==> design/flow/design.v <==
module logarithm #(
	parameter n = 16,
	parameter m = 24,
	parameter k = 5 ,
	parameter p = 24
) (
	input        clk  ,  
	input        reset,  
	input        start,
	input  [0:n] x    ,
	output [1:p] y    ,
	output reg   done
);
	reg [2:0] current_state;
	reg [2:0] next_state   ;
	wire      z_gt2        ;
	wire      i_positive   ;
	reg [2:0] sel_z        ;
	reg       load_z       ;
	reg       sel_i        ;
	reg       load_i       ;
	reg       shift_y      ;
	reg  [  m+1:0] z           ;
	wire [  m+1:0] trunc_square;
	wire [  m+1:0] trunc_div   ;
	wire [  m+1:0] z_input     ;
	reg  [  k-1:0] i           ;
	wire [  k-1:0] i_input     ;
	wire [  k-1:0] i_minus_1   ;
	reg  [    1:p] yy          ;
	wire [    m:0] mult_in     ;
	wire [2*m+1:0] mult_out    ;
	assign z_input = (sel_z == 2'd00) ?  {1'b0, x, {(m-n){1'd0}}} :
	(sel_z == 2'd01) ? 	trunc_square :
	trunc_div;
	assign mult_in     = z[m:0];
	assign mult_out     = mult_in * mult_in;
	assign trunc_square = mult_out[2*m+1:m];
	assign trunc_div    = {1'd0, z[m+1:1]};
	always @(posedge clk or negedge reset) begin : proc_z
		if(~reset) begin
			z <= 0;
		end else begin
			if (load_z == 1'b1)
				z <= z_input;
		end
	end
	assign i_input = sel_i ? i_minus_1 : p;
	assign i_minus_1 = i - 1;
	wire [15:0] binary_p = p;
	always @(posedge clk or negedge reset) begin : proc_i
		if(~reset) begin
			i <= 0;
		end else begin
			if (load_i == 1'b1)
				i <= i_input;
		end
	end
	always @(posedge clk or negedge reset) begin : proc_yy
		if(~reset) begin
			yy <= 0;
		end else begin
			if (shift_y == 1'b1)
				yy <= {yy[2:p], z[m+1]};
		end
	end
	always @(posedge clk or negedge reset) begin : proc_current_state
		if(~reset) begin
			current_state <= 0;
		end else begin
			current_state <= next_state;
		end
	end
	assign i_positive = i ? 1 : 0;
	assign z_gt2 = z[m+1];
	assign y = yy;
	always @(*) begin
		next_state = current_state;
		case (current_state)
			3'd0 : begin
				if (~start)
					next_state = 3'd1;
			end
			3'd1 : begin
				if (start)
					next_state = 3'd2;
			end
			3'd2 : begin
				next_state = 3'd3;
			end
			3'd3 : begin
				next_state = 3'd4;
			end
			3'd4 : begin
				if (z_gt2)
					next_state = 3'd5;
				else
					next_state = 3'd6;
			end
			3'd5 : begin
				next_state = 3'd6;
			end
			3'd6 : begin
				if (i_positive)
					next_state = 3'd3;
				else
					next_state = 3'd0;
			end
			default : next_state = 3'd0;
		endcase
	end
	always @(*) begin
		case (current_state)
			3'd0, 3'd1: begin
				sel_z   = 2'b00;
				load_z  = 1'b0;
				sel_i   = 1'b0;
				load_i  = 1'b0;
				shift_y = 1'b0;
				done    = 1'b1;
			end
			3'd2 : begin
				sel_z   = 2'b00;
				load_z  = 1'b1;
				sel_i   = 1'b0;
				load_i  = 1'b1;
				shift_y = 1'b0;
				done    = 1'b0;
			end
			3'd3 : begin
				sel_z   = 2'b01;
				load_z  = 1'b1;
				sel_i   = 1'b1;
				load_i  = 1'b1;
				shift_y = 1'b0;
				done    = 1'b0;
			end
			3'd4 : begin
				sel_z   = 2'b00;
				load_z  = 1'b0;
				sel_i   = 1'b0;
				load_i  = 1'b0;
				shift_y = 1'b1;
				done    = 1'b0;
			end
			3'd5 : begin
				sel_z   = 2'b10;
				load_z  = 1'b1;
				sel_i   = 1'b0;
				load_i  = 1'b0;
				shift_y = 1'b0;
				done    = 1'b0;
			end
			3'd6 : begin
				sel_z   = 2'b00;
				load_z  = 1'b0;
				sel_i   = 1'b0;
				load_i  = 1'b0;
				shift_y = 1'b0;
				done    = 1'b0;
			end
			default : begin
				sel_z   = 2'b00;
				load_z  = 1'b0;
				sel_i   = 1'b0;
				load_i  = 1'b0;
				shift_y = 1'b0;
				done    = 1'b0;
			end
		endcase
	end
endmodule
==> design/flow/run.sh <==
#!/bin/bash
# the make line also repeats each setting of config.mk as NAME=value (left out here)
make -C /OpenROAD-flow-scripts/flow DESIGN_CONFIG=/design/flow/config.mk WORK_HOME=/design/flow/orfs CLKGATE_MAP_FILE= finish
==> design/flow/config.mk <==
export PLATFORM = sky130hd
export DESIGN_NAME = logarithm
export DESIGN_NICKNAME = logarithm
export VERILOG_FILES = /design/flow/design.v
export SDC_FILE = /design/flow/constraint.sdc
export NUM_CORES = 4
export LEC_CHECK = 0
export CAP_MARGIN = 20
export CORE_MARGIN = 2
export CORE_UTILIZATION = 65
export SLEW_MARGIN = 20
==> design/flow/constraint.sdc <==
create_clock -name core_clock -period 6.2 [get_ports {clk}]
set_input_delay 1.2400 -clock core_clock [delete_from_list [all_inputs] [get_ports {clk}]]
set_output_delay 1.2400 -clock core_clock [all_outputs]
set_load 0.01 [all_outputs]
==> results of run 1 <==
-- repair_timing --
item | in CTS | in global routing
setup endpoints to repair | 26 | 26
setup buffers | 33 | 22
cloned | 0 | 0
resized | 86 | 77
pin swaps | 74 | 59
-- metrics by stage --
| stage | instance area (sq um) | util, % | TNS [ns] |
|---|---|---|---|
| 6_report | 24920 | 81.45 | -14.16 |
| 5_1_grt | 24920 | 81.45 | -18.76 |
| 4_1_cts | 24450 | 79.95 | -12.59 |
| 3_5_place_dp | 23580 | 77.09 | -18.40 |
| 3_3_place_gp | 23580 | 77.09 | -16.72 |
| 2_1_floorplan | 20700 | - | -1.801 |
-- cell type report --
class | count | area (sq um)
inverters | 677 | 2570
flip-flops and latches | 62 | 1572
multi-input cells | 1363 | 16470
repair buffers | 415 | 3521
fillers | 2001 | 5673
clock inverters | 6 | 46.29
clock buffers | 10 | 239.0
well taps | 396 | 495.5
-- layer usage --
layer  up-vias  global-route usage [%]  wire length (microns)
met3       156                   5.740                   4090
met2       632                   60.86                  27300
met5         -                       0                      0
met1      8056                   50.24                  22890
li1       7091                       -                      -
met4         0                   15.71                   2835
==> qor.txt, run 1 <==
Status: finished with violations
Violated checks: setup timing
Crit path kind: reg2reg
Final Non-Filler Cells: 2929
FFs w/ async S/R, synth: 100.0%
DR vias/cell: 5.440
Post-route DRC violation count: 0
First-pass iteration count of the detailed router: 5
Htree depth: 3
Slew HR: 31.66%
Synth mux share: 1.950%
FF-to-FF setup slack: -0.83 ns
Cell repeated most along the worst path: fa_1
Post-cts hold-fix buffer tally: 0
Crit-path slowest cell: fa_1
Remaining Overflow, GRT: 0
Routed Wire Length: 57.12 mm
RSZ-0062 raised after global routing: yes
Yosys reg bits: 62
Crit-path leading delay family: adder cells
Clock Tree Buf Depth: 2
Final WS setup: -0.8345 ns
CTS Buf Count: 9
HP Start: current_state[4]$_DFF_PN0_
Area leader, netlist: fa_1
Pre-Place Util: 65.86%
Number of max-cap violations: 0
Clock root cell: clkbuf_16
Worst slew pin tran: 1.025 ns
Setup crit start: z[12]$_DFFE_PN0P_
Crit path depth: 25
PortBufs: 44
Chip area: 0.03242 sq mm
Setup slack at placement: -1.086 ns
AO/OA Area Share: 6.155%
Ant diodes: 0
Setup crit end kind: register
RePlAce Congestion: 0.9360
TritonCTS clock tree: done
Clk ins delay skew pair: 0.34 ns
Hold Crit Endpoint: current_state[2]$_DFF_PN0_
Hold Path Cell Cnt: 1
Crit-path max FO: 4
Adder Share, Synth: 57.95%
First-pass GRT wire length: 92.98 mm
Clock transition at the registers of the reported paths: 0.06 ns
Synth top cell by count: inv_1
R2R cell count: 25
Worst r2r src: z[12]$_DFFE_PN0P_
Hold slack: 0.5000 ns
I/O pin cnt: 45
Antenna violations before repair: 0
Vias in the first global route: 17900
XOR-XNOR Cells, Area Fraction: 1.391%
Tmin final: 7.035 ns
Fin. max-slew vios: 0
Nets@finish: 3202
Final setup viols: 25
Commonest cells post-synth: inv_1, fa_1, nand2_1, ha_1, and2_1
Final Skew: 0.01127 ns
Largest net degree at the start of global routing: 63
And+or+nand+nor area frac: 10.74%
Flip-flops with a built-in enable: 0
Startpoint Class: register
Yosys cell count: 2182
Chip width: 180.1 microns
Die H: 180.1 microns
Hold Fails Final Rpt: 0
FF-to-FF End: z[25]$_DFFE_PN0P_
Synth Seq Share: 7.708%
Worst Setup EP: z[25]$_DFFE_PN0P_
Fmax: 142.2 MHz
Distinct lib cells: 66
CP arrival: 7.30 ns
CP max stage delay: 0.58 ns
YS chip area: 0.02015 sq mm
Routed vias: 15940
Gate Count Post-Synth: 2182
Core ar.: 0.03059 sq mm
CP required: 6.46 ns
Tool Warnings: 37
Hold Path Class: reg2reg
Syn_nets: 2856
Cell area leaders: fa_1, inv_1, ha_1
Area fraction of the dominant cell type after synthesis: 46.21%
Detailed Place HPWL: 47.34 mm
Warnings, synthesis: 1
Clk sinks: 62
Antenna viol nets, final: 0
Area growth, synth to finish: 23.68%
Buf+Inv Stages, Crit Path: 7
Tot GR Track Use: 37.21%
Placed Cells: 2862
Post-Syn Area per Cell: 9.233 sq um
Drt initial violations: 1075
Most used DFF post-synth: dfrtp_1
Routed WL per cell: 19.50 microns
Syn Std Cell Area: 0.02015 sq mm
Cycle use final: 113.5%
Placement Rows: 64
Top logic family: adder cells
==> run 2, diff against run 1 <==
Settings changed: CORE_UTILIZATION 65 to 71, CTS_CLUSTER_SIZE set to 26, PLACE_DENSITY_LB_ADDON set to 0.0, TNS_END_PERCENT set to 40.
Clock period 6.2 ns to 5.84 ns, I/O delays scaled along.
==> run 2 against run 1 <==
  * Still fails the layout checks on setup timing
  * Hold slack got worse by 0.00077 ns
  * Synthesized cell count did not move
  * Register-to-register slack got worse by 0.50 ns
  * Via count rose by 5.7%
  * First-iteration DRC count rose by 43%
  * Non-clock buffer count fell by 8
  * Final cell count fell by 0.89%
  * Critical endpoint is now z[15]$_DFFE_PN0P_
==> qor.txt, run 2 <==
Status: finished with violations
Violated checks: setup timing
Fillers: 1395
Number of max-cap violations: 0
Routed Wire Length: 64.02 mm
Area leader, netlist: fa_1
Chip area: 0.02974 sq mm
HP Start: current_state[4]$_DFF_PN0_
Syn_nets: 2856
AO/OA Area Share: 6.155%
Cell repeated most along the worst path: inv_2
Area growth, synth to finish: 22.33%
Yosys reg bits: 62
Htree depth: 3
CP required: 6.03 ns
Tool Warnings: 35
Hold Crit Endpoint: current_state[2]$_DFF_PN0_
Flip-flops with a built-in enable: 0
Routed vias: 16840
First-pass GRT wire length: 99.71 mm
Antenna viol nets, final: 0
Final WS setup: -1.335 ns
Most Used Layer, Global Route: met2
Gate Count Post-Synth: 2182
Detailed Place HPWL: 50.31 mm
Commonest cells post-synth: inv_1, fa_1, nand2_1, ha_1, and2_1
DR vias/cell: 5.802
Area post-placement: 0.02357 sq mm
FF-to-FF setup slack: -1.34 ns
Largest net degree at the start of global routing: 63
RSZ-0062 raised after global routing: yes
Synth top cell by count: inv_1
Vias in the first global route: 18820
CP max stage delay: 0.59 ns
Top logic family: adder cells
Global Route met1 Usage: 51.13%
Crit-path leading delay family: adder cells
Clock Tree Buf Depth: 2
Final core utilization: 88.47%
R2R cell count: 24
Crit path kind: reg2reg
Setup slack at placement: -1.537 ns
Area fraction of the dominant cell type after synthesis: 46.21%
Post-Syn Area per Cell: 9.233 sq um
Buf+Inv Stages, Crit Path: 6
Cell area leaders: fa_1, inv_1, ha_1
Worst r2r src: z[6]$_DFFE_PN0P_
Die H: 172.4 microns
Clock transition at the registers of the reported paths: 0.07 ns
Crit-path max FO: 6
Clk sinks: 62
Hold Path Cell Cnt: 1
Setup crit start: z[6]$_DFFE_PN0P_
XOR-XNOR Cells, Area Fraction: 1.391%
Routed WL per cell: 22.05 microns
Crit path depth: 24
CTS Buf Count: 9
FF-to-FF End: z[15]$_DFFE_PN0P_
Placement Rows: 61
Adder Share, Synth: 57.95%
Clock root cell: clkbuf_16
Fmax: 139.4 MHz
Final Skew: 0.01023 ns
Syn Std Cell Area: 0.02015 sq mm
Chip width: 172.4 microns
Hold Path Class: reg2reg
Setup crit end kind: register
Crit-path slowest cell: fa_1
Met2 usage: 72.89%
PortBufs: 44
Tmin final: 7.175 ns
Tot GR Track Use: 45.86%
Startpoint Class: register
Design area: 0.02464 sq mm
Cycle use final: 122.9%
And+or+nand+nor area frac: 10.74%
Synth Seq Share: 7.708%
Grt met3 use: 18.27%
Final setup viols: 26
I/O pin cnt: 45
Remaining Overflow, GRT: 0
Yosys cell count: 2182
First-pass iteration count of the detailed router: 6
Hold Fails Final Rpt: 0
Clk ins delay skew pair: 0.36 ns
TritonCTS clock tree: done
Fin. max-slew vios: 0
Drt initial violations: 1541
Worst Setup EP: z[15]$_DFFE_PN0P_
Worst-path cell chain: and2_4, inv_2, fa_1, inv_2, fa_1, inv_2, fa_2, fa_1, inv_2, fa_2, fa_1, inv_2, fa_1, inv_2, ha_4, nand4_1, nor2_2, and4bb_2, a32o_2, o311ai_4, a21oi_2, nor2_2, nor2_1, a211oi_2
Pre-Place Util: 72.32%
Hold slack: 0.4992 ns
Antenna violations before repair: 1
Most used DFF post-synth: dfrtp_1
Slew HR: 33.02%
Core ar.: 0.02786 sq mm
Ant diodes: 0
Post-route DRC violation count: 0
CP arrival: 7.36 ns
YS chip area: 0.02015 sq mm
FFs w/ async S/R, synth: 100.0%
Distinct lib cells: 66
Worst slew pin tran: 1.005 ns
Warnings, synthesis: 1
Synth mux share: 1.950%
Nets@finish: 3194
RePlAce Congestion: 1.021
-- run 2: metrics by stage --
stage | std cells | setup TNS, ns
finish | 2903 | -27.97
CTS | 2894 | -21.19
global route | 2903 | -31.75
floorplan | 2182 | -8.785
global placement | 2851 | -27.23
detailed placement | 2851 | -28.56
-- run 2: cell type report --
type	count	area, sq um	area share (%)
clock buffer	9	225.2	0.9138
clock inverter	7	102.6	0.4163
inverter	677	2554	10.36
multi-input combinational	1363	16320	66.22
sequential	62	1577	6.397
tap	378	473.0	1.919
timing repair buffer	407	3393	13.77
-- run 2: metal layers --
metal / wire length (microns) / vias up
met4: 5070 / 4
met5: 61 / -
li1: - / 7091
met2: 30290 / 1050
met1: 21090 / 8315
met3: 7512 / 383
-- run 2: what timing repair did --
action                                  CTS  global route
buffers inserted                         27             9
hold buffers                              0             0
gates cloned                              1             0
endpoints found under the setup margin   26            26
pin swaps                                62            24
resized                                 121            32
==> run 3, diff against run 2 <==
Settings changed: CORE_UTILIZATION 71 to 72, CTS_CLUSTER_SIZE 26 to unset, SETUP_SLACK_MARGIN set to 1.89, TNS_END_PERCENT 40 to 65.
Clock period 5.84 ns to 7.72 ns, I/O delays scaled along.
==> run 3 against run 2 <==
  * Now clean on timing, DRC and antenna
  * Global-route usage is 5.3 points lower
  * Register-to-register slack better by 1.9 ns
  * Synthesized cell count stayed put
  * Core utilization is 5.2 points lower
  * Die size is 1.4% lower
  * Via count is 8.1% lower
  * Setup slack better by 1.9 ns
  * Final cell count is 7.7% lower
  * Critical path type unchanged
  * Highest routed layer unchanged
==> qor.txt, run 3 <==
Status: no timing/DRC/antenna violations
Synth top cell by count: inv_1
Clk sinks: 62
Cycle use final: 92.28%
Setup crit end kind: register
Startpoint Class: register
Hold Crit Endpoint: current_state[2]$_DFF_PN0_
Adder Share, Synth: 57.95%
Final setup viols: 0
FF-to-FF setup slack: 0.60 ns
Clk ins delay skew pair: 0.34 ns
Warnings, synthesis: 1
First-pass GRT wire length: 88.84 mm
CP required: 7.99 ns
Clock transition at the registers of the reported paths: 0.06 ns
CTS Buf Count: 9
Commonest cells post-synth: inv_1, fa_1, nand2_1, ha_1, and2_1
Crit-path leading delay family: adder cells
Crit-path slowest cell: fa_1
Area fraction of the dominant cell type after synthesis: 46.21%
Setup crit start: z[18]$_DFFE_PN0P_
Clock root cell: clkbuf_16
Antenna violations before repair: 2
Syn Std Cell Area: 0.02015 sq mm
Post-Syn Area per Cell: 9.233 sq um
Chip area: 0.02933 sq mm
HP Start: current_state[4]$_DFF_PN0_
Hold Path Class: reg2reg
TritonCTS clock tree: done
Tool Warnings: 35
Crit-path max FO: 6
Htree depth: 3
Worst Setup EP: z[17]$_DFFE_PN0P_
Area leader, netlist: fa_1
Chip width: 171.3 microns
Crit path kind: reg2reg
Crit path depth: 26
Clock Tree Buf Depth: 2
YS chip area: 0.02015 sq mm
Fmax: 140.4 MHz
Placement Rows: 61
Hold Path Cell Cnt: 1
Yosys reg bits: 62
Final Skew: 0.008201 ns
Final core utilization: 83.24%
Tmin final: 7.124 ns
Setup slack at placement: 0.1841 ns
Most used DFF post-synth: dfrtp_1
Yosys cell count: 2182
Flip-flops with a built-in enable: 0
Drt initial violations: 1413
Synth mux share: 1.950%
Slew HR: 28.46%
Syn_nets: 2856
PortBufs: 44
Remaining Overflow, GRT: 0
Worst r2r src: z[18]$_DFFE_PN0P_
Core ar.: 0.02763 sq mm
Post-route DRC violation count: 0
XOR-XNOR Cells, Area Fraction: 1.391%
Post-cts hold-fix buffer tally: 0
Routed WL per cell: 21.08 microns
Antenna viol nets, final: 0
Buf+Inv Stages, Crit Path: 8
And+or+nand+nor area frac: 10.74%
Routed vias: 15490
Die H: 171.3 microns
Nets@finish: 2970
Setup tns final: 0 ns
First-pass iteration count of the detailed router: 5
FFs w/ async S/R, synth: 100.0%
Pre-Place Util: 72.91%
Gate Count Post-Synth: 2182
Final WS setup: 0.5960 ns
R2R cell count: 26
Tot GR Track Use: 40.55%
Largest net degree at the start of global routing: 63
Synth Seq Share: 7.708%
Area growth, synth to finish: 14.17%
Routed Wire Length: 56.49 mm
Cell area leaders: fa_1, inv_1, ha_1
Fillers: 1652
Top logic family: adder cells
DR vias/cell: 5.778
CP arrival: 7.40 ns
Worst slew pin tran: 1.067 ns
Hold slack: 0.4773 ns
RePlAce Congestion: 0.9785
Distinct lib cells: 66
CP max stage delay: 0.56 ns
Number of max-cap violations: 0
Fin. max-slew vios: 0
AO/OA Area Share: 6.155%
FF-to-FF End: z[17]$_DFFE_PN0P_
RSZ-0062 raised after global routing: yes
Cell repeated most along the worst path: fa_1
Detailed Place HPWL: 44.31 mm
Hold Fails Final Rpt: 0
Vias in the first global route: 17090
I/O pin cnt: 45
## run 3: area by class of cell
| class | count | area [sq um] | share of cell area, % |
|---|---|---|---|
| clock buffer | 10 | 239.0 | 1.039 |
| multi-input combinational | 1363 | 16280 | 70.78 |
| timing repair buffer | 183 | 1774 | 7.714 |
| antenna | 1 | 2.502 | 0.01088 |
| clock inverter | 6 | 70.07 | 0.3046 |
| inverter | 677 | 2575 | 11.20 |
| tap | 378 | 473.0 | 2.056 |
| sequential | 62 | 1588 | 6.903 |
## run 3: metal layers
layer | GRT usage (%) | wire length, microns
met3 | 8.099 | 5155
met5 | 0 | 23
met1 | 50.45 | 20050
met2 | 66.32 | 27380
met4 | 24.02 | 3874
## run 3: through the flow
step,instances,instance area [sq um]
final,2680,23000
after global routing,2679,23000
after CTS,2644,22490
after detailed placement,2581,21470
after global placement,2581,21470
after floorplan,2182,20700
## run 3: what timing repair did
| item | in CTS | in global routing |
|---|---|---|
| endpoints found under the hold margin | 0 | 0 |
| resized | 81 | 75 |
| pin swaps | 41 | 38 |
| cloned | 1 | 0 |
| setup buffers | 46 | 35 |
| setup endpoints to repair | 26 | 26 |
==> run 4, diff against run 3 <==
Settings changed: CAP_MARGIN 20 to 15, CORE_ASPECT_RATIO set to 0.53, CORE_UTILIZATION 72 to 47, CTS_CLUSTER_DIAMETER set to 121, CTS_CLUSTER_SIZE set to 34, GPL_ROUTABILITY_DRIVEN set to 0, GPL_TIMING_DRIVEN set to 0, HOLD_SLACK_MARGIN set to -0.03, MIN_ROUTING_LAYER set to met2, PLACE_DENSITY_LB_ADDON 0.0 to 0.08, SETUP_SLACK_MARGIN 1.89 to 0.61, SLEW_MARGIN 20 to 30, TNS_END_PERCENT 65 to 70.
Clock period 7.72 ns to 9.0 ns, I/O delays scaled along.
==> run 4 against run 3 <==
  * The run now fails in global routing (5_1_grt)
  * Die size rose by 52%
  * Synthesized area is the same
  * Synthesized cell count is the same
==> qor.txt, run 4 <==
Commonest cells post-synth: inv_1, fa_1, nand2_1, ha_1, and2_1
Stop stage: global routing (5_1_grt)
Cell area leaders: fa_1, inv_1, ha_1
PortBufs: 44
Synth mux share: 1.950%
Adder Share, Synth: 57.95%
Detailed Place HPWL: 54.33 mm
Syn Std Cell Area: 0.02015 sq mm
Flip-flops with a built-in enable: 0
Pre-Place Util: 47.45%
FFs w/ async S/R, synth: 100.0%
Synth top cell by count: inv_1
Tot GR Track Use: 54.35%
Clock root cell: clkbuf_16
Chip width: 288.4 microns
Yosys cell count: 2182
Placement Rows: 55
Post-cts hold-fix buffer tally: 0
Core ar.: 0.04246 sq mm
Most used DFF post-synth: dfrtp_1
Error: [ERROR GRT-0116] Global routing finished with congestion. Check the congestion regions in the DRC Viewer.
Syn_nets: 2856
YS chip area: 0.02015 sq mm
And+or+nand+nor area frac: 10.74%
Gate Count Post-Synth: 2182
Status: aborted with a tool error
Area fraction of the dominant cell type after synthesis: 46.21%
Post-Syn Area per Cell: 9.233 sq um
Distinct lib cells: 66
Warnings, synthesis: 1
AO/OA Area Share: 6.155%
Die H: 154.7 microns
Clk sinks: 62
Htree depth: 3
CTS Buf Count: 9
Chip area: 0.04462 sq mm
I/O pin cnt: 45
Yosys reg bits: 62
Remaining Overflow, GRT: 44
Top logic family: adder cells
Synth Seq Share: 7.708%
Area leader, netlist: fa_1
Clock Tree Buf Depth: 2
XOR-XNOR Cells, Area Fraction: 1.391%
## run 4: metal layers
layer,track usage (%),overflow
met5,48.15,4
met4,18.53,1
met3,77.04,37
met2,54.01,2
met1,-,-
## run 4: timing repair
item,CTS
gates resized,33
setup endpoints to repair,21
pin swaps,1
setup buffers,1
## run 4: per-stage QoR
stage	setup WS [ns]	hold WS [ns]	instance area [sq um]	cells
detailed placement	-0.3702	0.4659	21330	2798
floorplan	1.935	0.4049	20150	2182
global placement	-0.5080	0.4645	21300	2796
CTS	0.6302	0.4879	21700	2815
==> run 5, diff against run 4 <==
Settings changed: CAP_MARGIN 15 to 20, CORE_ASPECT_RATIO 0.53 to unset, CORE_UTILIZATION 47 to 70, CTS_CLUSTER_DIAMETER 121 to 219, CTS_CLUSTER_SIZE 34 to unset, GPL_ROUTABILITY_DRIVEN 0 to unset, GPL_TIMING_DRIVEN 0 to unset, HOLD_SLACK_MARGIN -0.03 to unset, MIN_ROUTING_LAYER met2 to unset, PLACE_DENSITY_LB_ADDON 0.08 to unset, SETUP_SLACK_MARGIN 0.61 to 2.01, SLEW_MARGIN 30 to 20, TNS_END_PERCENT 70 to unset.
Clock period 9.0 ns to 6.77 ns, I/O delays scaled along.
==> run 5 against run 4 <==
  * The layout now fails its checks (setup timing)
  * Synthesized cell count is the same
  * Synthesized area is the same
  * Die size shrank 32%
==> qor.txt, run 5 <==
Cell area leaders: fa_1, inv_1, ha_1
RePlAce Congestion: 0.9643
Clock root cell: clkbuf_16
Commonest cells post-synth: inv_1, fa_1, nand2_1, ha_1, and2_1
DR vias/cell: 5.689
Pre-Place Util: 70.57%
Design area: 0.02491 sq mm
Warnings, synthesis: 1
Syn Std Cell Area: 0.02015 sq mm
Post-Syn Area per Cell: 9.233 sq um
Clock transition at the registers of the reported paths: 0.06 ns
Remaining Overflow, GRT: 0
Violated checks: setup timing
Cell repeated most along the worst path: fa_1
Area leader, netlist: fa_1
Vias in the first global route: 18350
RSZ-0062 raised after global routing: yes
Final Non-Filler Cells: 2882
Htree depth: 3
Final core utilization: 87.25%
Ant diodes: 0
XOR-XNOR Cells, Area Fraction: 1.391%
Startpoint Class: register
Flip-flops with a built-in enable: 0
Final Skew: 0.006045 ns
Antenna viol nets, final: 0
Clock Tree Buf Depth: 2
Syn_nets: 2856
Antenna violations before repair: 2
Hold Crit Endpoint: current_state[2]$_DFF_PN0_
Fillers: 1499
Placement Rows: 62
CP required: 7.05 ns
Tot GR Track Use: 40.84%
Worst slew pin tran: 0.9924 ns
Crit path depth: 26
Crit path kind: reg2reg
Synth top cell by count: inv_1
Setup crit start: z[2]$_DFFE_PN0P_
Logic area: 0.01665 sq mm
Chip width: 173.6 microns
Buf+Inv Stages, Crit Path: 9
Fmax: 142.4 MHz
Drt initial violations: 1537
Final setup viols: 15
Gate Count Post-Synth: 2182
Top logic family: adder cells
Detailed Place HPWL: 46.79 mm
FF+latch area: 0.001569 sq mm
Status: finished with violations
FFs w/ async S/R, synth: 100.0%
AO/OA Area Share: 6.155%
Die H: 173.6 microns
CTS Buf Count: 9
Core ar.: 0.02855 sq mm
Crit-path slowest cell: dfrtp_2
Worst r2r src: z[2]$_DFFE_PN0P_
Clk sinks: 62
Routed WL per cell: 20.71 microns
Fin. max-slew vios: 0
Number of max-cap violations: 0
Post-route DRC violation count: 0
FF-to-FF setup slack: -0.25 ns
YS chip area: 0.02015 sq mm
Hold Path Cell Cnt: 1
Tmin final: 7.022 ns
Hold Fails Final Rpt: 0
Hold Path Class: reg2reg
Area post-placement: 0.02335 sq mm
CP arrival: 7.30 ns
Synth mux share: 1.950%
Crit-path leading delay family: adder cells
Yosys cell count: 2182
Largest net degree at the start of global routing: 63
Nets@finish: 3167
Yosys reg bits: 62
PortBufs: 44
Tool Warnings: 37
Crit-path max FO: 6
TritonCTS clock tree: done
Setup tns final: -2.236 ns
Most used DFF post-synth: dfrtp_1
Chip area: 0.03015 sq mm
Routed Wire Length: 59.69 mm
Routed vias: 16400
Final WS setup: -0.2516 ns
Synth Seq Share: 7.708%
HP Start: current_state[4]$_DFF_PN0_
And+or+nand+nor area frac: 10.74%
I/O pin cnt: 45
Cycle use final: 103.7%
CP max stage delay: 0.55 ns
Setup crit end kind: register
Distinct lib cells: 66
Placed Cells: 2811
FF-to-FF End: z[12]$_DFFE_PN0P_
Area fraction of the dominant cell type after synthesis: 46.21%
Worst Setup EP: z[12]$_DFFE_PN0P_
First-pass GRT wire length: 94.53 mm
Slew HR: 33.60%
R2R cell count: 26
Clk ins delay skew pair: 0.34 ns
First-pass iteration count of the detailed router: 6
Area growth, synth to finish: 23.63%
Adder Share, Synth: 57.95%
-- run 5: final cells by class --
| type | count | share of cell area [%] |
|---|---|---|
| Multi-Input combinational cell | 1363 | 66.85 |
| Timing Repair Buffer | 380 | 13.33 |
| Inverter | 677 | 10.27 |
| Sequential cell | 62 | 6.300 |
| Tap cell | 384 | 1.929 |
| Clock buffer | 9 | 0.9042 |
| Clock inverter | 7 | 0.4170 |
-- run 5: per-layer routing --
layer	GRT usage (%)	share of wire, %	vias to the layer above
li1	-	-	7032
met1	52.22	37	8208
met4	16.70	5.6	2
met2	67.40	48	892
met5	0	0.018	-
met3	10.15	9.9	261
-- run 5: stage by stage --
step	worst slack (ns)	hold WS, ns
2_1_floorplan	0.2494	0.4049
3_3_place_gp	-0.5416	0.4489
3_5_place_dp	-0.4527	0.4616
4_1_cts	-0.08441	0.4765
5_1_grt	-0.4292	0.4988
6_report	-0.2516	0.4754
-- run 5: what timing repair did --
item,CTS,global route
gates resized,126,103
setup endpoints to repair,26,26
pin swaps,77,70
setup buffers,30,25
hold buffers,0,0
==> run 6, diff against run 5 <==
Settings changed: CORE_UTILIZATION 70 to 72, CTS_CLUSTER_DIAMETER 219 to 141, CTS_CLUSTER_SIZE set to 82, PLACE_DENSITY_LB_ADDON set to 0.0, SETUP_SLACK_MARGIN 2.01 to 0.66, TNS_END_PERCENT set to 70.
Clock period 6.77 ns to 6.97 ns, I/O delays scaled along.
==> run 6 against run 5 <==
  * Still fails the layout checks on setup timing
  * Clock-buffer cell count is the same
  * Non-clock buffer count shrank 123
  * Global-route usage grew 1.6 points
  * Core utilization shrank 1.6 points
  * Clock skew grew 0.0072 ns
  * Final cell count shrank 4.4%
  * Wire length shrank 1.5%
  * Synthesized cell count is the same
  * Sequential cell count is the same
==> qor.txt, run 6 <==
Die H: 171.3 microns
Pre-Place Util: 72.91%
Antenna viol nets, final: 0
Area leader, netlist: fa_1
Violated checks: setup timing
Crit-path leading delay family: adder cells
Final setup viols: 9
Routed Wire Length: 58.78 mm
Cycle use final: 102.0%
AO/OA Area Share: 6.155%
Cell area leaders: fa_1, inv_1, ha_1
CP max stage delay: 0.58 ns
Setup slack at placement: -0.4211 ns
Setup crit start: z[13]$_DFFE_PN0P_
Clock transition at the registers of the reported paths: 0.07 ns
Slew HR: 32.92%
Chip area: 0.02933 sq mm
Hold Path Cell Cnt: 1
Status: finished with violations
Clk sinks: 62
Final WS setup: -0.1379 ns
Area post-placement: 0.02235 sq mm
Worst Setup EP: z[15]$_DFFE_PN0P_
Hold Fails Final Rpt: 0
Post-Syn Area per Cell: 9.233 sq um
Clk ins delay skew pair: 0.36 ns
Crit path kind: reg2reg
Global Route met1 Usage: 50.11%
Fillers: 1529
Final Skew: 0.01322 ns
PortBufs: 44
Met2 usage: 69.97%
Yosys cell count: 2182
Commonest cells post-synth: inv_1, fa_1, nand2_1, ha_1, and2_1
Vias in the first global route: 17870
Most Used Layer, Global Route: met2
Flip-flops with a built-in enable: 0
Cell repeated most along the worst path: fa_1
Gate Count Post-Synth: 2182
Number of max-cap violations: 0
Area fraction of the dominant cell type after synthesis: 46.21%
Fin. max-slew vios: 0
Worst r2r src: z[13]$_DFFE_PN0P_
FFs w/ async S/R, synth: 100.0%
Clock Tree Buf Depth: 2
RSZ-0062 raised after global routing: yes
Crit-path max FO: 7
Design area: 0.02366 sq mm
Top logic family: adder cells
FF-to-FF setup slack: -0.14 ns
Startpoint Class: register
Grt met3 use: 11.60%
Yosys reg bits: 62
Adder Share, Synth: 57.95%
Nets@finish: 3044
Fmax: 140.7 MHz
Crit path depth: 26
Syn Std Cell Area: 0.02015 sq mm
First-pass GRT wire length: 92.92 mm
Core ar.: 0.02763 sq mm
Detailed Place HPWL: 46.88 mm
Antenna violations before repair: 5
Placement Rows: 61
Routed WL per cell: 21.34 microns
Post-cts hold-fix buffer tally: 0
And+or+nand+nor area frac: 10.74%
RePlAce Congestion: 1.007
Crit-path slowest cell: fa_1
Clock root cell: clkbuf_16
Warnings, synthesis: 1
CP required: 7.18 ns
Final Non-Filler Cells: 2754
Final core utilization: 85.65%
Synth Seq Share: 7.708%
Placed Cells: 2686
Drt initial violations: 1285
Tmin final: 7.108 ns
Area growth, synth to finish: 17.46%
TritonCTS clock tree: done
FF-to-FF End: z[15]$_DFFE_PN0P_
CTS Buf Count: 9
Routed vias: 16040
Synth top cell by count: inv_1
Hold Path Class: reg2reg
CP arrival: 7.31 ns
Htree depth: 3
R2R cell count: 26
Syn_nets: 2856
Synth mux share: 1.950%
Chip width: 171.3 microns
Worst slew pin tran: 1.006 ns
I/O pin cnt: 45
Tot GR Track Use: 42.48%
YS chip area: 0.02015 sq mm
DR vias/cell: 5.823
Hold slack: 0.4692 ns
Post-route DRC violation count: 0
Largest net degree at the start of global routing: 63
Most used DFF post-synth: dfrtp_1
HP Start: current_state[4]$_DFF_PN0_
Tool Warnings: 35
Hold Crit Endpoint: current_state[2]$_DFF_PN0_
First-pass iteration count of the detailed router: 6
XOR-XNOR Cells, Area Fraction: 1.391%
Buf+Inv Stages, Crit Path: 8
Remaining Overflow, GRT: 0
Distinct lib cells: 66
Setup crit end kind: register
run 6: what timing repair did:
item | 4_1_cts | 5_1_grt
gates cloned | 1 | 0
pin swaps | 55 | 48
buffers inserted | 36 | 14
resized | 102 | 56
setup endpoints to repair | 26 | 26
run 6: per-stage QoR:
stage	TNS, ns
after floorplan	0
after global placement	-1.921
after detailed placement	-2.809
final	-0.5266
after CTS	0
after global routing	-4.361
run 6: layout make-up:
type                            count  area [sq um]  area share (%)
Multi-Input combinational cell   1363         16470           69.60
Inverter                          677          2554           10.79
Timing Repair Buffer              257          2281           9.639
Sequential cell                    62          1579           6.673
Tap cell                          378         473.0           1.999
Clock buffer                        9         225.2          0.9517
Clock inverter                      7         78.83          0.3331
Antenna cell                        1         2.502         0.01057
run 6: routing by layer:
layer | wire, microns | up-vias
met4 | 4125 | 4
met2 | 28430 | 994
met5 | 34 | -
li1 | - | 6801
met3 | 6261 | 321
met1 | 19930 | 7917
==> run 7, diff against run 6 <==
Settings changed: ABC_AREA set to 1, CTS_CLUSTER_DIAMETER 141 to 219, CTS_CLUSTER_SIZE 82 to 75, PLACE_DENSITY set to 0.82, PLACE_DENSITY_LB_ADDON 0.0 to unset, SETUP_SLACK_MARGIN 0.66 to -0.03, SLEW_MARGIN 20 to 40, TNS_END_PERCENT 70 to unset.
Clock period 6.97 ns to 2.7 ns, I/O delays scaled along.
==> run 7 against run 6 <==
  * The run now fails in global routing (5_1_grt)
  * Synthesized area is 7.7% higher
  * Synthesized cell count grew 28%
  * Die size up 7.5%
==> qor.txt, run 7 <==
Syn Std Cell Area: 0.02170 sq mm
Warnings, synthesis: 1
Adder Share, Synth: 53.80%
Yosys cell count: 2794
Stop stage: global routing (5_1_grt)
Die H: 177.6 microns
Flip-flops with a built-in enable: 0
PortBufs: 44
Tot GR Track Use: 77.66%
Distinct lib cells: 40
Commonest cells post-synth: inv_1, nand2_1, fa_1, ha_1, nor2_1
Yosys reg bits: 62
Post-Syn Area per Cell: 7.766 sq um
Remaining Overflow, GRT: 112
Htree depth: 3
Setup slack at placement: -4.004 ns
And+or+nand+nor area frac: 15.71%
Core ar.: 0.02964 sq mm
Placement Rows: 63
Error: [ERROR GRT-0232] Routing congestion too high. Check the congestion heatmap in the GUI.
Area fraction of the dominant cell type after synthesis: 42.90%
Synth top cell by count: inv_1
Pre-Place Util: 73.21%
YS chip area: 0.02170 sq mm
Detailed Place HPWL: 62.17 mm
CTS Buf Count: 9
Cell area leaders: fa_1, inv_1, ha_1
Top logic family: adder cells
I/O pin cnt: 45
AO/OA Area Share: 4.751%
FFs w/ async S/R, synth: 100.0%
XOR-XNOR Cells, Area Fraction: 0.5651%
Status: aborted with a tool error
Gate Count Post-Synth: 2794
Synth mux share: 0%
Clk sinks: 62
Area leader, netlist: fa_1
RePlAce Congestion: 1.001
Syn_nets: 3468
Chip area: 0.03154 sq mm
Most used DFF post-synth: dfrtp_1
Chip width: 177.6 microns
Clock root cell: clkbuf_16
Synth Seq Share: 7.156%
Clock Tree Buf Depth: 2
run 7: per-stage QoR:
stage	util (%)	instances	TNS [ns]	cell area, sq um
3_3_place_gp	86.51	3483	-89.51	25640
4_1_cts	89.37	3522	-91.34	26490
3_5_place_dp	86.52	3483	-94.67	25640
2_1_floorplan	-	2794	-76.43	22690
run 7: timing repair:
action,CTS
hold buffers,0
gates resized,125
endpoints found under the setup margin,26
pin swaps,51
setup buffers,23
run 7: per-layer routing:
metal	track usage, %	GRT overflow
met1	76.43	2
met2	93.65	64
met3	65.51	3
met4	72.71	42
met5	46.47	1
==> run 8, diff against run 7 <==
Settings changed: ABC_AREA 1 to 0, CELL_PAD_IN_SITES_DETAIL_PLACEMENT set to 2, CELL_PAD_IN_SITES_GLOBAL_PLACEMENT set to 1, CORE_UTILIZATION 72 to 61, CTS_CLUSTER_DIAMETER 219 to 45, CTS_CLUSTER_SIZE 75 to 29, GPL_TIMING_DRIVEN set to 1, HOLD_SLACK_MARGIN set to 0.1, MAX_ROUTING_LAYER set to met4, MIN_ROUTING_LAYER set to met1, PLACE_DENSITY 0.82 to unset, SETUP_SLACK_MARGIN -0.03 to 2.16, SLEW_MARGIN 40 to 35.
Clock period 2.7 ns to 7.99 ns, I/O delays scaled along.
==> run 8 against run 7 <==
  * The run fails in detailed placement (3_5_place_dp)
  * Synthesized cell count is 22% lower
  * Die size grew 9.4%
  * Synthesized area shrank 7.2%
==> qor.txt, run 8 <==
XOR-XNOR Cells, Area Fraction: 1.391%
Status: aborted with a tool error
Synth top cell by count: inv_1
Top logic family: adder cells
Gate Count Post-Synth: 2182
PortBufs: 44
Adder Share, Synth: 57.95%
Area fraction of the dominant cell type after synthesis: 46.21%
Die H: 185.7 microns
YS chip area: 0.02015 sq mm
I/O pin cnt: 45
Commonest cells post-synth: inv_1, fa_1, nand2_1, ha_1, and2_1
Error: Error: detail_place.tcl, 38 bad optional access
Syn Std Cell Area: 0.02015 sq mm
Synth Seq Share: 7.708%
Flip-flops with a built-in enable: 0
Stop stage: detailed placement (3_5_place_dp)
Area leader, netlist: fa_1
Placement Rows: 66
Post-Syn Area per Cell: 9.233 sq um
Cell area leaders: fa_1, inv_1, ha_1
Most used DFF post-synth: dfrtp_1
Synth mux share: 1.950%
Core ar.: 0.03254 sq mm
FFs w/ async S/R, synth: 100.0%
Yosys reg bits: 62
Pre-Place Util: 61.92%
AO/OA Area Share: 6.155%
Syn_nets: 2856
Yosys cell count: 2182
RePlAce Congestion: 0.9951
And+or+nand+nor area frac: 10.74%
Chip width: 185.7 microns
Warnings, synthesis: 1
Chip area: 0.03450 sq mm
Distinct lib cells: 66
==> run 9, diff against run 8 <==
Settings changed: ABC_AREA 0 to unset, CELL_PAD_IN_SITES_DETAIL_PLACEMENT 2 to unset, CELL_PAD_IN_SITES_GLOBAL_PLACEMENT 1 to unset, CORE_MARGIN 2 to 3, CORE_UTILIZATION 61 to 72, CTS_CLUSTER_DIAMETER 45 to 187, CTS_CLUSTER_SIZE 29 to 61, GPL_TIMING_DRIVEN 1 to 0, HOLD_SLACK_MARGIN 0.1 to unset, MAX_ROUTING_LAYER met4 to unset, MIN_ROUTING_LAYER met1 to unset, PLACE_DENSITY_LB_ADDON set to 0.19, SETUP_SLACK_MARGIN 2.16 to 1.42, SLEW_MARGIN 35 to 40.
Clock period 7.99 ns to 7.11 ns, I/O delays scaled along.
==> run 9 against run 8 <==
  * The layout now fails its checks (setup timing)
  * Synthesized area unchanged
  * Synthesized cell count unchanged
  * Die size decreased by 13%
==> qor.txt, run 9 <==
PortBufs: 44
Hold Path Cell Cnt: 0
Tmin final: 7.388 ns
TritonCTS clock tree: done
And+or+nand+nor area frac: 10.74%
Worst Setup EP: z[21]$_DFFE_PN0P_
Number of max-cap violations: 0
Final setup viols: 13
Clock root cell: clkbuf_16
Yosys cell count: 2182
Hold Path Class: reg2reg
FF-to-FF setup slack: -0.28 ns
Cell repeated most along the worst path: fa_1
Startpoint Class: register
Crit-path slowest cell: fa_1
First-pass iteration count of the detailed router: 8
Hold Fails Final Rpt: 0
Final Skew: 0.01088 ns
Area leader, netlist: fa_1
Clock transition at the registers of the reported paths: 0.06 ns
Worst r2r src: z[12]$_DFFE_PN0P_
Cycle use final: 103.9%
Crit path depth: 24
R2R cell count: 24
Crit path kind: reg2reg
Antenna viol nets, final: 0
Placement Rows: 60
HP Start: current_state[6]$_DFF_PN0_
Crit-path max FO: 8
FF+latch area: 0.001567 sq mm
Synth Seq Share: 7.708%
Syn_nets: 2856
Fin. max-slew vios: 0
Fillers: 1167
Remaining Overflow, GRT: 0
Cell area leaders: fa_1, inv_1, ha_1
Core ar.: 0.02725 sq mm
Nets@finish: 3044
Die H: 173.3 microns
CP required: 7.35 ns
Drt initial violations: 2054
Chip width: 173.3 microns
Post-Syn Area per Cell: 9.233 sq um
Flip-flops with a built-in enable: 0
Clock Tree Buf Depth: 2
RSZ-0062 raised after global routing: yes
Fmax: 135.4 MHz
RePlAce Congestion: 1.011
Hold Crit Endpoint: current_state[1]$_DFF_PN0_
Setup crit end kind: register
CP max stage delay: 0.59 ns
Vias in the first global route: 18630
DR vias/cell: 6.151
Most used DFF post-synth: dfrtp_1
Routed vias: 16920
Largest net degree at the start of global routing: 33
Worst slew pin tran: 0.8978 ns
FF-to-FF End: z[21]$_DFFE_PN0P_
Area growth, synth to finish: 20.94%
FFs w/ async S/R, synth: 100.0%
Post-route DRC violation count: 0
Top logic family: adder cells
Antenna violations before repair: 1
Status: finished with violations
Worst-path cell chain: buf_8, clkbuf_16, and2_1, fa_1, inv_1, fa_1, inv_1, fa_1, fa_1, fa_1, fa_1, inv_1, fa_1, inv_1, ha_4, a21oi_1, o21ai_2, a21oi_2, nor2_2, a221oi_4, a21oi_4, o41ai_4, mux2_4, a221oi_2
Detailed Place HPWL: 47.19 mm
Tot GR Track Use: 43.18%
Crit-path leading delay family: adder cells
Violated checks: setup timing
CP arrival: 7.63 ns
Syn Std Cell Area: 0.02015 sq mm
Clk ins delay skew pair: 0.33 ns
Clk sinks: 62
Htree depth: 3
Logic area: 0.01662 sq mm
Pre-Place Util: 73.93%
Yosys reg bits: 62
Distinct lib cells: 66
Chip area: 0.03002 sq mm
YS chip area: 0.02015 sq mm
Area fraction of the dominant cell type after synthesis: 46.21%
First-pass GRT wire length: 99.24 mm
Synth top cell by count: inv_1
Commonest cells post-synth: inv_1, fa_1, nand2_1, ha_1, and2_1
Slew HR: 39.82%
Gate Count Post-Synth: 2182
Setup slack at placement: -0.5590 ns
AO/OA Area Share: 6.155%
Warnings, synthesis: 1
Routed WL per cell: 24.35 microns
I/O pin cnt: 45
Buf+Inv Stages, Crit Path: 6
CTS Buf Count: 9
Adder Share, Synth: 57.95%
Setup crit start: z[12]$_DFFE_PN0P_
XOR-XNOR Cells, Area Fraction: 1.391%
Final WS setup: -0.2783 ns
Routed Wire Length: 66.99 mm
Synth mux share: 1.950%
Tool Warnings: 35
run 9: routing by layer:
metal	track usage (%)	part of all wire, %
met4	29.53	9.9
met2	70.80	47
met3	10.62	12
met5	0	0
met1	50.46	32
run 9: stage by stage:
stage               utilization (%)  hold WS, ns  setup TNS, ns  instance area (sq um)  instances
global route                  89.38       0.4932         -3.468                  24360       2748
floorplan                         -       0.4049              0                  20750       2182
finish                        89.41       0.4784         -1.687                  24360       2751
detailed placement            79.57       0.4588         -5.563                  21680       2599
global placement              79.49       0.4606         -4.248                  21660       2598
CTS                           86.53       0.4742              0                  23580       2705
run 9: area by class of cell:
class	count	share of cell area [%]
Clock inverter	6	0.2516
Timing Repair Buffer	177	6.722
Multi-Input combinational cell	1363	68.20
Inverter	677	10.58
Buffer	80	4.925
Sequential cell	62	6.429
Clock buffer	10	0.9398
Tap cell	372	1.910
Antenna cell	4	0.04108
run 9: repair_timing:
action | CTS | global route
endpoints found under the setup margin | 26 | 26
gates cloned | 2 | 1
setup buffers | 88 | 41
hold buffers | 0 | 0
pin swaps | 55 | 66
gates resized | 186 | 125
==> run 10, diff against run 9 <==
Settings changed: ABC_AREA set to 1, CAP_MARGIN 20 to 0, CORE_MARGIN 3 to 2, CORE_UTILIZATION 72 to 59, CTS_CLUSTER_DIAMETER 187 to 372, CTS_CLUSTER_SIZE 61 to 98, GPL_TIMING_DRIVEN 0 to unset, PLACE_DENSITY set to 0.35, PLACE_DENSITY_LB_ADDON 0.19 to unset, SETUP_SLACK_MARGIN 1.42 to 0.66, SLEW_MARGIN 40 to 20, TNS_END_PERCENT set to 10.
Clock period 7.11 ns to 5.72 ns, I/O delays scaled along.
==> run 10 against run 9 <==
  * The layout still fails its checks (setup timing)
  * Via count up 7.4%
  * Register-to-register slack worse by 0.23 ns
  * Setup slack got worse by 0.23 ns
  * Clock skew about the same
  * Critical path depth grew 1
  * Highest routed layer unchanged
==> qor.txt, run 10 <==
Setup crit start: z[17]$_DFFE_PN0P_
Status: finished with violations
Die H: 195.8 microns
Area fraction of the dominant cell type after synthesis: 42.90%
Most used DFF post-synth: dfrtp_1
Post-cts hold-fix buffer tally: 0
Cell repeated most along the worst path: fa_1
Post-route DRC violation count: 0
Final core utilization: 72.29%
Nets@finish: 3737
Syn Std Cell Area: 0.02170 sq mm
Cell area leaders: fa_1, inv_1, ha_1
Crit-path slowest cell: fa_1
PortBufs: 44
Crit path depth: 25
First-pass GRT wire length: 100.5 mm
Clock transition at the registers of the reported paths: 0.06 ns
Synth top cell by count: inv_1
Tool Warnings: 37
And+or+nand+nor area frac: 15.71%
Tot GR Track Use: 33.73%
R2R cell count: 25
XOR-XNOR Cells, Area Fraction: 0.5651%
DR vias/cell: 5.137
Core ar.: 0.03643 sq mm
Fmax: 160.5 MHz
Chip width: 195.8 microns
Worst r2r src: z[17]$_DFFE_PN0P_
Routed WL per cell: 17.40 microns
Startpoint Class: register
Area post-placement: 0.02521 sq mm
Distinct lib cells: 40
AO/OA Area Share: 4.751%
Hold Fails Final Rpt: 0
Post-Syn Area per Cell: 7.766 sq um
Worst slew pin tran: 0.7600 ns
Hold slack: 0.4803 ns
Synth Seq Share: 7.156%
Area leader, netlist: fa_1
Number of max-cap violations: 0
I/O pin cnt: 45
FF-to-FF setup slack: -0.51 ns
Design area: 0.02634 sq mm
HP Start: yy[1]$_DFFE_PN0P_
Gate Count Post-Synth: 2794
Slew HR: 49.28%
Largest net degree at the start of global routing: 35
First-pass iteration count of the detailed router: 7
Chip area: 0.03833 sq mm
Clk sinks: 62
Routed Wire Length: 61.51 mm
Final Skew: 0.01123 ns
RSZ-0062 raised after global routing: yes
Clock root cell: clkbuf_16
CP required: 5.98 ns
YS chip area: 0.02170 sq mm
Commonest cells post-synth: inv_1, nand2_1, fa_1, ha_1, nor2_1
Antenna violations before repair: 0
Hold Path Cell Cnt: 2
Cycle use final: 108.9%
Top logic family: adder cells
Crit-path max FO: 8
Synth mux share: 0%
Pre-Place Util: 59.55%
CP max stage delay: 0.53 ns
FF-to-FF End: z[12]$_DFFE_PN0P_
Placement Rows: 70
Vias in the first global route: 19960
RePlAce Congestion: 1.013
TritonCTS clock tree: done
Hold Path Class: reg2reg
Worst Setup EP: z[12]$_DFFE_PN0P_
Ant diodes: 0
Yosys reg bits: 62
Hold Crit Endpoint: yy[1]$_DFFE_PN0P_
Warnings, synthesis: 1
Setup crit end kind: register
Fillers: 2918
Crit path kind: reg2reg
FFs w/ async S/R, synth: 100.0%
Yosys cell count: 2794
Htree depth: 3
Antenna viol nets, final: 0
Crit-path leading delay family: adder cells
Fin. max-slew vios: 0
Buf+Inv Stages, Crit Path: 8
Final WS setup: -0.5095 ns
Adder Share, Synth: 53.80%
CTS Buf Count: 9
Violated checks: setup timing
Drt initial violations: 1004
Clock Tree Buf Depth: 2
Routed vias: 18170
Final setup viols: 26
Syn_nets: 3468
CP arrival: 6.49 ns
Detailed Place HPWL: 51.03 mm
Clk ins delay skew pair: 0.35 ns
Tmin final: 6.229 ns
Remaining Overflow, GRT: 0
Flip-flops with a built-in enable: 0
Area growth, synth to finish: 21.38%
[run 10: metrics by stage]
stage	instances	setup TNS [ns]	worst slack, ns
global route	3536	-16.12	-0.7049
floorplan	2794	0	0.02454
detailed placement	3496	-11.74	-0.6588
global placement	3496	-10.95	-0.6013
CTS	3526	-11.48	-0.5396
finish	3536	-10.24	-0.5095
[run 10: layout make-up]
cell class,instances,area (sq um),share of cell area (%)
clock buffers,9,225.2,0.8551
flip-flops and latches,62,1560,5.924
repair buffers,347,3114,11.82
clock inverters,7,80.08,0.3040
well taps,468,585.6,2.223
multi-input cells,1694,17210,65.33
inverters,949,3567,13.54
[run 10: per-layer routing]
layer | up-vias | track usage (%) | share of wire [%]
li1 | 8451 | - | -
met1 | 9049 | 44.91 | 41
met2 | 543 | 58.74 | 50
met3 | 122 | 3.524 | 5.5
met4 | 0 | 10.21 | 3.2
met5 | - | 0 | 0
[run 10: repair_timing]
action,CTS,global route
endpoints found under the setup margin,26,26
gates cloned,2,1
buffers inserted,12,9
gates resized,68,114
pin swaps,49,98
==> run 11, diff against run 10 <==
Settings changed: ABC_AREA 1 to unset, CAP_MARGIN 0 to 20, CORE_UTILIZATION 59 to 72, CTS_CLUSTER_DIAMETER 372 to 314, CTS_CLUSTER_SIZE 98 to unset, PLACE_DENSITY 0.35 to unset, PLACE_DENSITY_LB_ADDON set to 0.0, SETUP_SLACK_MARGIN 0.66 to 1.04, TNS_END_PERCENT 10 to unset.
Clock period 5.72 ns to 7.54 ns, I/O delays scaled along.
==> run 11 against run 10 <==
  * Now clean on timing, DRC and antenna
  * Register-to-register slack better by 0.87 ns
  * Sequential share of layout area increased by 0.94 points
  * Setup slack better by 0.87 ns
  * Critical path depth is 2 lower
  * Synthesized cell count fell by 22%
  * Global-route usage up 5.9 points
  * First-iteration DRC count is 20% higher
  * Via count shrank 15%
  * Core utilization rose by 11 points
  * Critical path type unchanged
==> qor.txt, run 11 <==
Synth Seq Share: 7.708%
First-pass GRT wire length: 87.11 mm
I/O pin cnt: 45
RePlAce Congestion: 0.9826
HP Start: current_state[4]$_DFF_PN0_
Chip width: 171.3 microns
Commonest cells post-synth: inv_1, fa_1, nand2_1, ha_1, and2_1
Hold Crit Endpoint: current_state[2]$_DFF_PN0_
Detailed Place HPWL: 43.43 mm
Yosys cell count: 2182
Core ar.: 0.02763 sq mm
Clock root cell: clkbuf_16
Fillers: 1665
Fin. max-slew vios: 0
Setup crit end kind: register
Top logic family: adder cells
Yosys reg bits: 62
Flip-flops with a built-in enable: 0
Nets@finish: 2974
Crit-path slowest cell: fa_1
Setup crit start: z[3]$_DFFE_PN0P_
FF-to-FF setup slack: 0.36 ns
Final setup viols: 0
Warnings, synthesis: 1
AO/OA Area Share: 6.155%
PortBufs: 44
Remaining Overflow, GRT: 0
Gate Count Post-Synth: 2182
Design area: 0.02306 sq mm
Pre-Place Util: 72.91%
Hold Fails Final Rpt: 0
Largest net degree at the start of global routing: 63
Crit path depth: 23
Final core utilization: 83.45%
FFs w/ async S/R, synth: 100.0%
CP max stage delay: 0.60 ns
Buf+Inv Stages, Crit Path: 7
Worst slew pin tran: 0.9982 ns
Worst-path cell chain: buf_4, nand2_1, fa_1, inv_1, fa_1, fa_1, inv_1, fa_1, inv_1, fa_1, fa_1, inv_1, fa_1, inv_1, ha_4, and3_1, nand3_1, a21boi_4, nor3_4, buf_12, o41ai_4, xnor2_1, a222oi_1
Area post-placement: 0.02148 sq mm
Routed WL per cell: 20.63 microns
R2R cell count: 23
Antenna violations before repair: 0
Tool Warnings: 35
Area growth, synth to finish: 14.45%
Cycle use final: 95.19%
Worst Setup EP: z[12]$_DFFE_PN0P_
Hold Path Cell Cnt: 1
Distinct lib cells: 66
Tmin final: 7.178 ns
Hold Path Class: reg2reg
DR vias/cell: 5.778
Slew HR: 33.45%
Clock transition at the registers of the reported paths: 0.06 ns
Syn_nets: 2856
Die H: 171.3 microns
Placement Rows: 61
Post-Syn Area per Cell: 9.233 sq um
Worst r2r src: z[3]$_DFFE_PN0P_
Routed Wire Length: 55.37 mm
Fmax: 139.3 MHz
Htree depth: 3
Drt initial violations: 1203
RSZ-0062 raised after global routing: yes
First-pass iteration count of the detailed router: 7
Most used DFF post-synth: dfrtp_1
Chip area: 0.02933 sq mm
Cell area leaders: fa_1, inv_1, ha_1
Crit path kind: reg2reg
Post-route DRC violation count: 0
YS chip area: 0.02015 sq mm
Area fraction of the dominant cell type after synthesis: 46.21%
CP required: 7.71 ns
Final Skew: 0.007234 ns
Startpoint Class: register
Clk sinks: 62
Crit-path leading delay family: adder cells
Status: no timing/DRC/antenna violations
And+or+nand+nor area frac: 10.74%
Syn Std Cell Area: 0.02015 sq mm
Synth mux share: 1.950%
Antenna viol nets, final: 0
Clock Tree Buf Depth: 2
CTS Buf Count: 9
Number of max-cap violations: 0
Placed Cells: 2588
Clk ins delay skew pair: 0.34 ns
CP arrival: 7.35 ns
Final Non-Filler Cells: 2684
Adder Share, Synth: 57.95%
TritonCTS clock tree: done
XOR-XNOR Cells, Area Fraction: 1.391%
Crit-path max FO: 6
Routed vias: 15510
Tot GR Track Use: 39.64%
FF-to-FF End: z[12]$_DFFE_PN0P_
Vias in the first global route: 17130
Cell repeated most along the worst path: fa_1
Area leader, netlist: fa_1
Synth top cell by count: inv_1
[run 11: stage by stage]
stage | setup slack, ns | setup TNS [ns] | hold WS [ns]
detailed placement | -0.02576 | -0.02576 | 0.4648
floorplan | 1.019 | 0 | 0.4049
global route | 0.2694 | 0 | 0.4928
CTS | 0.6048 | 0 | 0.4762
global placement | 0.1288 | 0 | 0.4504
finish | 0.3625 | 0 | 0.4752
[run 11: metal layers]
metal / global-route usage [%] / vias up / share of wire (%)
met5: 0 / - / 0
met4: 25.61 / 0 / 7.7
met3: 6.995 / 299 / 8.1
met2: 66.50 / 820 / 49
met1: 47.52 / 7735 / 36
li1: - / 6654 / -
[run 11: layout make-up]
cell class	instances	area (sq um)	share of cell area (%)
multi-input cells	1363	16370	71.01
inverters	677	2572	11.16
repair buffers	187	1738	7.537
flip-flops and latches	62	1583	6.865
well taps	378	473.0	2.051
clock buffers	12	246.5	1.069
clock inverters	4	70.07	0.3039
diodes	1	2.502	0.01085
[run 11: what timing repair did]
item	CTS	global route
hold buffers	0	0
pin swaps	49	50
gates resized	95	102
buffers inserted	41	38
setup endpoints to repair	25	26
hold endpoints to repair	0	0
gates cloned	0	0
==> run 12, diff against run 11 <==
Settings changed: CAP_MARGIN 20 to 0, CTS_CLUSTER_DIAMETER 314 to 299, CTS_CLUSTER_SIZE set to 82, SETUP_SLACK_MARGIN 1.04 to 2.26, TNS_END_PERCENT set to 70.
Clock period 7.54 ns to 7.71 ns, I/O delays scaled along.
==> run 12 against run 11 <==
  * First-iteration DRC count down 11%
  * Clock-buffer cell count shrank 1
  * Die size stayed put
  * Maximum frequency rose by 0.65%
  * Setup slack better by 0.22 ns
==> qor.txt, run 12 <==
Status: no timing/DRC/antenna violations
Post-Syn Area per Cell: 9.233 sq um
Hold Crit Endpoint: current_state[2]$_DFF_PN0_
Clock transition at the registers of the reported paths: 0.05 ns
I/O pin cnt: 45
Remaining Overflow, GRT: 0
AO/OA Area Share: 6.155%
Die H: 171.3 microns
Placed Cells: 2581
Yosys reg bits: 62
Routed vias: 15620
Startpoint Class: register
DR vias/cell: 5.790
Final Non-Filler Cells: 2698
Drt initial violations: 1076
Syn Std Cell Area: 0.02015 sq mm
Htree depth: 3
Met2 usage: 66.44%
Warnings, synthesis: 1
Core ar.: 0.02763 sq mm
And+or+nand+nor area frac: 10.74%
Slew HR: 20.08%
Cycle use final: 92.49%
Commonest cells post-synth: inv_1, fa_1, nand2_1, ha_1, and2_1
Clk ins delay skew pair: 0.33 ns
PortBufs: 44
Synth mux share: 1.950%
Yosys cell count: 2182
Most used DFF post-synth: dfrtp_1
Buf+Inv Stages, Crit Path: 8
Crit-path max FO: 8
Antenna violations before repair: 1
First-pass iteration count of the detailed router: 5
FF-to-FF End: z[21]$_DFFE_PN0P_
CP required: 7.95 ns
Crit-path slowest cell: fa_1
Detailed Place HPWL: 42.80 mm
Distinct lib cells: 66
Fillers: 1600
Number of max-cap violations: 0
Cell area leaders: fa_1, inv_1, ha_1
Largest net degree at the start of global routing: 63
Pre-Place Util: 72.91%
Crit path kind: reg2reg
TritonCTS clock tree: done
Tool Warnings: 35
Cell repeated most along the worst path: fa_1
RSZ-0062 raised after global routing: yes
RePlAce Congestion: 1.043
Setup tns final: 0 ns
Syn_nets: 2856
Hold Path Class: reg2reg
Final setup viols: 0
Chip width: 171.3 microns
Area leader, netlist: fa_1
Setup crit end kind: register
Antenna viol nets, final: 0
Fmax: 140.2 MHz
Clock Tree Buf Depth: 2
Clk sinks: 62
Final Skew: 0.007231 ns
Area post-placement: 0.02147 sq mm
Chip area: 0.02933 sq mm
Worst r2r src: z[16]$_DFFE_PN0P_
Design area: 0.02340 sq mm
Worst slew pin tran: 1.199 ns
Crit-path leading delay family: adder cells
Global Route met1 Usage: 47.54%
Adder Share, Synth: 57.95%
Vias in the first global route: 16880
Routed WL per cell: 20.65 microns
CP max stage delay: 0.58 ns
First-pass GRT wire length: 86.51 mm
Tot GR Track Use: 39.05%
Routed Wire Length: 55.71 mm
Clock root cell: clkbuf_16
HP Start: current_state[4]$_DFF_PN0_
Flip-flops with a built-in enable: 0
XOR-XNOR Cells, Area Fraction: 1.391%
YS chip area: 0.02015 sq mm
FF-to-FF setup slack: 0.58 ns
Area growth, synth to finish: 16.15%
Placement Rows: 61
Setup crit start: z[16]$_DFFE_PN0P_
FFs w/ async S/R, synth: 100.0%
Hold Path Cell Cnt: 1
CTS Buf Count: 9
Gate Count Post-Synth: 2182
Hold Fails Final Rpt: 0
Crit path depth: 26
CP arrival: 7.37 ns
Grt met3 use: 7.892%
Most Used Layer, Global Route: met2
Final core utilization: 84.69%
Synth top cell by count: inv_1
Post-route DRC violation count: 0
Fin. max-slew vios: 0
Nets@finish: 2989
Logic area: 0.01648 sq mm
FF+latch area: 0.001580 sq mm
Area fraction of the dominant cell type after synthesis: 46.21%
Top logic family: adder cells
Worst Setup EP: z[21]$_DFFE_PN0P_
R2R cell count: 26
Tmin final: 7.131 ns
Synth Seq Share: 7.708%
[run 12: metrics by stage]
| step | setup WS [ns] | hold WS, ns |
|---|---|---|
| after global placement | 0.3808 | 0.4535 |
| after detailed placement | 0.2922 | 0.4623 |
| final | 0.5789 | 0.4722 |
| after CTS | 0.7345 | 0.4742 |
| after floorplan | 1.189 | 0.4049 |
| after global routing | 0.3602 | 0.4862 |
[run 12: final cells by class]
type                    count  area share (%)
inverters                 677           10.96
diodes                      1         0.01069
clock inverters             4          0.2994
multi-input cells        1363           70.44
flip-flops and latches     62           6.753
clock buffers              11           1.080
repair buffers            202           8.438
well taps                 378           2.021
[run 12: per-layer routing]
metal / vias to the layer above / routed length [microns]
met5: - / 0
met2: 839 / 27450
met4: 0 / 3678
met1: 7813 / 19520
met3: 293 / 5054
li1: 6677 / -
[run 12: repair_timing]
action,4_1_cts,5_1_grt
pin swaps,37,59
buffers inserted,61,39
cloned,1,0
gates resized,109,91
endpoints found under the setup margin,26,26
hold buffers,0,0
